run 1:
// AuctionSearch
module AuctionSearch(
  input         clock,
  input         reset,
  output        io_rewardIn_0_ready,
  input         io_rewardIn_0_valid,
  input  [7:0]  io_rewardIn_0_reward,
  input  [10:0] io_rewardIn_0_idx,
  input         io_rewardIn_0_last,
  output [10:0] io_agentIdx_0,
  input  [7:0]  io_price_0,
  output        io_rewardIn_1_ready,
  input         io_rewardIn_1_valid,
  input  [7:0]  io_rewardIn_1_reward,
  input  [10:0] io_rewardIn_1_idx,
  output [10:0] io_agentIdx_1,
  input  [7:0]  io_price_1,
  output        io_rewardIn_2_ready,
  input         io_rewardIn_2_valid,
  input  [7:0]  io_rewardIn_2_reward,
  input  [10:0] io_rewardIn_2_idx,
  output [10:0] io_agentIdx_2,
  input  [7:0]  io_price_2,
  output        io_rewardIn_3_ready,
  input         io_rewardIn_3_valid,
  input  [7:0]  io_rewardIn_3_reward,
  input  [10:0] io_rewardIn_3_idx,
  output [10:0] io_agentIdx_3,
  input  [7:0]  io_price_3,
  output        io_rewardIn_4_ready,
  input         io_rewardIn_4_valid,
  input  [7:0]  io_rewardIn_4_reward,
  input  [10:0] io_rewardIn_4_idx,
  output [10:0] io_agentIdx_4,
  input  [7:0]  io_price_4,
  output        io_rewardIn_5_ready,
  input         io_rewardIn_5_valid,
  input  [7:0]  io_rewardIn_5_reward,
  input  [10:0] io_rewardIn_5_idx,
  output [10:0] io_agentIdx_5,
  input  [7:0]  io_price_5,
  output        io_rewardIn_6_ready,
  input         io_rewardIn_6_valid,
  input  [7:0]  io_rewardIn_6_reward,
  input  [10:0] io_rewardIn_6_idx,
  output [10:0] io_agentIdx_6,
  input  [7:0]  io_price_6,
  output        io_rewardIn_7_ready,
  input         io_rewardIn_7_valid,
  input  [7:0]  io_rewardIn_7_reward,
  input  [10:0] io_rewardIn_7_idx,
  output [10:0] io_agentIdx_7,
  input  [7:0]  io_price_7,
  input         io_resultOut_ready,
  output        io_resultOut_valid,
  output [10:0] io_resultOut_winner,
  output [7:0]  io_resultOut_bid
);
Size: ~6,100 cells after synthesis, about 340 I/O pins, about 48,000 um^2 of cells after synthesis.
make LEC_CHECK=0 CAP_MARGIN=20 CELL_PAD_IN_SITES_GLOBAL_PLACEMENT=0 CORE_MARGIN=8 CORE_UTILIZATION=41 MAX_ROUTING_LAYER=met5 MIN_ROUTING_LAYER=met2 PLACE_DENSITY=0.9 SLEW_MARGIN=10 finish   # period 6.45 ns
run.sh (not shown) runs the stock make flow with config.mk's settings and CLKGATE_MAP_FILE=.
The inputs of run 2 differ from those of run 1 as listed below.
==> flow/config.mk <==
export PLATFORM = sky130hd
export DESIGN_NAME = AuctionSearch
export DESIGN_NICKNAME = AuctionSearch
export VERILOG_FILES = /design/flow/design.v
export SDC_FILE = /design/flow/constraint.sdc
export NUM_CORES = 4
export LEC_CHECK = 0
export CAP_MARGIN = 20
export CORE_MARGIN = 2
export CORE_UTILIZATION = 71
export SETUP_SLACK_MARGIN = 0.6
export SLEW_MARGIN = 20
==> flow/constraint.sdc <==
create_clock -name core_clock -period 2.11 [get_ports {clock}]
set_input_delay 0.4220 -clock core_clock [delete_from_list [all_inputs] [get_ports {clock}]]
set_output_delay 0.4220 -clock core_clock [all_outputs]
set_load 0.01 [all_outputs]
### Flow results
- global routing (5_1_grt): run 2 exited with error
- Placed instance count in run 2 vs run 1: up about 1.1%
- Measured against run 2, the area of the die of run 1 comes out at 1.8 times the reference value.
- Run 2: post-detailed-placement half-perimeter wirelength is 12% higher than what run 1 reported.
Here is what was changed in the inputs of run 3 compared with run 2.
diff --git a/flow/config.mk b/flow/config.mk
--- a/flow/config.mk
+++ b/flow/config.mk
@@ -10,3 +10,2 @@
 export CORE_UTILIZATION = 71
-export SETUP_SLACK_MARGIN = 0.6
 export SLEW_MARGIN = 20
==> flow/constraint.sdc <==
create_clock -name core_clock -period 3.2 [get_ports {clock}]
set_input_delay 0.6400 -clock core_clock [delete_from_list [all_inputs] [get_ports {clock}]]
set_output_delay 0.6400 -clock core_clock [all_outputs]
set_load 0.01 [all_outputs]
--- outcome ---
The lower total placed cells including tap cells of run 2 and run 3 is in run 3. In the reports for run 2 and run 3, the larger number of buffers inserted by post-CTS setup repair belongs to run 2. Status: average instance area after synthesis parity (run 2, run 3). Re yosys stat cell total: no difference whatsoever between run 3 and run 2. The flow ran to completion for all of run 2 and run 3 but run 2, which stopped partway. Status: run 2 FAILED at global routing (5_1_grt) (tool error). ~same flip-flop and latch count after synthesis in run 2 and run 3. Measured against run 2, the total half-perimeter wirelength after legalization and detailed placement of run 3 comes out at 0.919 times the reference value. Summary of run 3 over run 2: number of synthesized flops with an enable pin was more or less identical; post-synthesis adder-cell area fraction held steady.
--- input diff run 3..run 4 ---
diff --git a/flow/config.mk b/flow/config.mk
--- a/flow/config.mk
+++ b/flow/config.mk
@@ -9,3 +9,4 @@
 export CORE_MARGIN = 2
-export CORE_UTILIZATION = 71
+export CORE_UTILIZATION = 57
+export SETUP_SLACK_MARGIN = 0.31
 export SLEW_MARGIN = 20
==> flow/constraint.sdc <==
create_clock -name core_clock -period 2.11 [get_ports {clock}]
set_input_delay 0.4220 -clock core_clock [delete_from_list [all_inputs] [get_ports {clock}]]
set_output_delay 0.4220 -clock core_clock [all_outputs]
set_load 0.01 [all_outputs]
==> comparison <==
- The flow completed for run 4, but it is not clean: the layout still shows negative setup slack.
- Run 4 ends up with a routed via count that is 2.4% lower than in run 3.
- Run 4 vs run 3, timing endpoint of the critical path: search.compRegs_1_2_runningBid[1] vs search.compRegs_1_3_runningBid[2]
- Final HPWL from detailed placement (run 4 vs. run 3) increases by a few percent
- [compare] base=run 3 new=run 4: complex-gate fraction of the synthesized area did not really move, power higher.
diff inputs: run 4 => run 5
diff --git a/flow/config.mk b/flow/config.mk
--- a/flow/config.mk
+++ b/flow/config.mk
@@ -9,4 +9,4 @@
 export CORE_MARGIN = 2
-export CORE_UTILIZATION = 57
-export SETUP_SLACK_MARGIN = 0.31
+export CORE_UTILIZATION = 25
+export PLACE_DENSITY = 0.6
 export SLEW_MARGIN = 20
==> flow/constraint.sdc <==
create_clock -name core_clock -period 3.8 [get_ports {clock}]
set_input_delay 0.7600 -clock core_clock [delete_from_list [all_inputs] [get_ports {clock}]]
set_output_delay 0.7600 -clock core_clock [all_outputs]
set_load 0.01 [all_outputs]
Findings:
Looking at the reports, run 5 completed the entire flow and the layout it produced met the timing, DRC and antenna checks. Run 5 has non-clock buffer count below what run 4 had. Reported for run 4 and run 5, cts-stage hold buffer count turned out identical to the last digit. For number of tap instances, dividing the value from run 4 by the value from run 5 gives 0.45. Run 4 reports its startpoint of the most critical setup path as search.compRegs_0_5_benefit[0] while run 5 reports search.slast_runningWinner_runningBid[4]. Run 5 — power dissipated by switching net loads 6.1 mW lower, run 4 as reference. In run 5, share of the clock period used by the worst path after layout is lower than in run 4. [compare] base=run 4 new=run 5: sum of routed wire length over all layers fell about 12%, number of vias per cell fell 17%, clock skew rose 0.011 ns, average wire per cell in the routed design fell 16%. Of run 5 and run 4, it is run 5 that has the higher number of placement rows.
Here is what was changed in the inputs of run 6 compared with run 5.
diff --git a/flow/config.mk b/flow/config.mk
--- a/flow/config.mk
+++ b/flow/config.mk
@@ -9,3 +9,3 @@
 export CORE_MARGIN = 2
-export CORE_UTILIZATION = 25
+export CORE_UTILIZATION = 9
 export PLACE_DENSITY = 0.6
==> flow/constraint.sdc <==
create_clock -name core_clock -period 4.15 [get_ports {clock}]
set_input_delay 0.8300 -clock core_clock [delete_from_list [all_inputs] [get_ports {clock}]]
set_output_delay 0.8300 -clock core_clock [all_outputs]
set_load 0.01 [all_outputs]
Run 6 did not stop at any stage, and its layout met the timing, DRC and antenna checks.
Compared with run 5, run 6 shows a higher die area.
Delta (run 6 minus run 5): area growth from synthesis to layout increased by 11 points relative to the old numbers, combinational power down 7.1%, floorplan core area climbed about 180%, multi-input gate area in the final layout went down.
Looking at global-route usage across run 6 and run 5, the one that comes out higher is run 5.
Run 6 against run 5: clock group share of total power has increased, least setup slack across all paths after layout has increased, total power of the final layout has decreased, number of DRC markers after the initial detailed-route iteration has increased.
Power and IR drop assume default switching activity.
